before:
## LSTM
module LSTM(clk, Of, En, Ci, Cip, In, Ui, Uf, Uk, Uo, Wi, Wk, Wf, Wo, Vo, Bi, Bo, Bf, Bk, PrevH, Cout, Hout);
Size in the first run: ~2400 cells after synthesis, about 150 I/O pins.
export LEC_CHECK = 0
export ABC_AREA = 1
export CAP_MARGIN = 20
export CORE_MARGIN = 2
export CORE_UTILIZATION = 72
export CTS_CLUSTER_DIAMETER = 373
export CTS_CLUSTER_SIZE = 99
export PLACE_DENSITY = 0.42
export SLEW_MARGIN = 20
create_clock -name core_clock -period 16.7 [get_ports {clk}]
run.sh (not shown) runs the stock make flow with config.mk's settings and CLKGATE_MAP_FILE=.
before finished all stages; however, its layout fails the closing checks, the failures being negative setup slack.
Modified inputs, after compared to before
Settings: PLACE_DENSITY: 0.42 -> unset; CORE_UTILIZATION: 72 -> 35; ABC_AREA: 1 -> unset; CTS_CLUSTER_SIZE: 99 -> unset; CTS_CLUSTER_DIAMETER: 373 -> unset; the clock period (ns, I/O delays scaled along): 16.7 -> 63.1.
Results
- after: done, clean on timing, DRC and antenna
- Of after and before, the higher sequential share of layout area belongs to after.
- after drops fewer vias than before.
- Adder and majority gate portion of the synthesized area was higher in after than in before.

========
== run A ==
LSTM again, from the RTL that the note above started with.
==> flow/design.v (excerpt) <==
module LSTM(clk, Of, En, Ci, Cip, In, Ui, Uf, Uk, Uo, Wi, Wk, Wf, Wo, Vo, Bi, Bo, Bf, Bk, PrevH, Cout, Hout);
 input clk, En, Cip; 
 input [7:0] In, Ci, Ui, Uf, Uk;
 input [7:0] Uo, Wi, Wk, Wf, Wo;
 input [7:0] Vo, Bi, Bo, Bf, Bk;
 input [7:0]           PrevH;
 output [7:0] Cout, Hout;
 output Of;
 wire [7:0] m1, m2, m3, m4;
 wire [7:0] m5, m7, m8;
 wire [7:0] m9, m10, m11, m12;
 wire [7:0] m13, m14, m15, m16;
 wire [7:0] i1, f1, k1, o1;
 wire [7:0] It, Ft, Kt, t1;
 wire [10:0] Cin;
 mult8 ins1(m1, In, Wi); 
 mult8 ins2(m2, PrevH, Ui);
 FA8   ins3(m1, m2, m3, Cip, Cin[0]);
 FA8   ins4(m3, Bi, i1,Cin[0], Cin[1]);
 SigmoidROM sg1(It, i1, clk, En);
 mult8 ins5(m4, In, Wf); 
 mult8 ins6(t1, In, Wf);
 FA8   ins7(t1, m4, m5, Cin[1], Cin[2]);
 FA8   ins8(t1, Bi, f1, Cin[2], Cin[3]);
 SigmoidROM sg2(Ft, f1, clk, En);
 mult8 ins9(m7, In, Wk); 
 mult8 ins10(m8, PrevH, Uk);
 FA8   ins11(m7, m8, m9, Cin[3], Cin[4]);
 FA8   ins12(m9, Bk, k1, Cin[4], Cin[5]);
  ...
make LEC_CHECK=0 ABC_AREA=1 CAP_MARGIN=40 CORE_MARGIN=2 CORE_UTILIZATION=72 CTS_CLUSTER_DIAMETER=166 CTS_CLUSTER_SIZE=100 PLACE_DENSITY=0.4 SETUP_SLACK_MARGIN=-1.93 SLEW_MARGIN=20 TNS_END_PERCENT=5 finish   # period 24.5 ns
To summarise run A: no stage aborted, but the layout did not pass its checks, failing on negative setup slack.
--- input diff run A..run B ---
diff --git a/flow/config.mk b/flow/config.mk
--- a/flow/config.mk
+++ b/flow/config.mk
@@ -14,4 +14,2 @@
 export PLACE_DENSITY = 0.4
-export SETUP_SLACK_MARGIN = -1.93
 export SLEW_MARGIN = 20
-export TNS_END_PERCENT = 5
==> flow/constraint.sdc <==
create_clock -name core_clock -period 47.0 [get_ports {clk}]
set_input_delay 9.4000 -clock core_clock [delete_from_list [all_inputs] [get_ports {clk}]]
set_output_delay 9.4000 -clock core_clock [all_outputs]
set_load 0.01 [all_outputs]
Results
- Going from run A to run B, design area decreased 820 µm².
- Run B: all stages complete, timing, DRC and antenna checks passed
- From run A to run B the numbers moved as follows: flop-to-flop setup slack went up by 21320 ps, flop share of the area was more or less identical, synthesized area was more or less identical.
- From run A to run B the numbers moved as follows: first-pass iteration count of the detailed router lost 1; top fanout value on the critical path lost 2; ratio of routed vias to standard cells lost 0.45%.
The inputs of run C differ from those of run B as listed below.
==> flow/config.mk <==
export PLATFORM = sky130hd
export DESIGN_NAME = LSTM
export DESIGN_NICKNAME = LSTM
export VERILOG_FILES = /design/flow/design.v
export SDC_FILE = /design/flow/constraint.sdc
export NUM_CORES = 4
export LEC_CHECK = 0
export ABC_AREA = 1
export CAP_MARGIN = 20
export CORE_MARGIN = 2
export CORE_UTILIZATION = 68
export SLEW_MARGIN = 20
==> flow/constraint.sdc <==
create_clock -name core_clock -period 34.6 [get_ports {clk}]
set_input_delay 6.9200 -clock core_clock [delete_from_list [all_inputs] [get_ports {clk}]]
set_output_delay 6.9200 -clock core_clock [all_outputs]
set_load 0.01 [all_outputs]
### Flow results
[compare] base=run B new=run C: worst endpoint data arrival time has decreased. Both conditions hold for run B: the flow ran to the end and the final layout passed the timing, DRC and antenna checks. Status run C: flow complete, layout not clean - negative setup slack. Comparing run C against run B, there is no change at all in number of storage elements in the synthesis netlist. For sequential cell area share, run C and run B come out practically identical.
Input changes introduced in run D (baseline for comparison: run C):
diff --git a/flow/config.mk b/flow/config.mk
--- a/flow/config.mk
+++ b/flow/config.mk
@@ -7,6 +7,5 @@
 export LEC_CHECK = 0
-export ABC_AREA = 1
 export CAP_MARGIN = 20
 export CORE_MARGIN = 2
-export CORE_UTILIZATION = 68
+export CORE_UTILIZATION = 40
 export SLEW_MARGIN = 20
==> flow/constraint.sdc <==
create_clock -name core_clock -period 45.0 [get_ports {clk}]
set_input_delay 9.0000 -clock core_clock [delete_from_list [all_inputs] [get_ports {clk}]]
set_output_delay 9.0000 -clock core_clock [all_outputs]
set_load 0.01 [all_outputs]
Findings:
Of run C and run D, only run D finishes the flow clean. The flow completed for run C, but it is not clean: the layout still shows negative setup slack. Number of instances in the placed design (higher): run C. Going from run C to run D, total of endpoints with negative setup slack in the final report decreased 1; worst setup slack after layout increased 5580 ps. Count of instantiated cells in the yosys netlist: run D and run C compared, lower one is run D. Run D vs. run C: final critical-path share of the clock period went down by 15 points. The lower area share of fa/ha/maj cells after synthesis came out of run C. Launching element of the worst setup path: In[2] -> run D, In[7] -> run C. Going from run C to run D, routed wire length decreased by about 8% relative to the old numbers; wire length on met1 decreased by 2.0% relative to the old numbers.
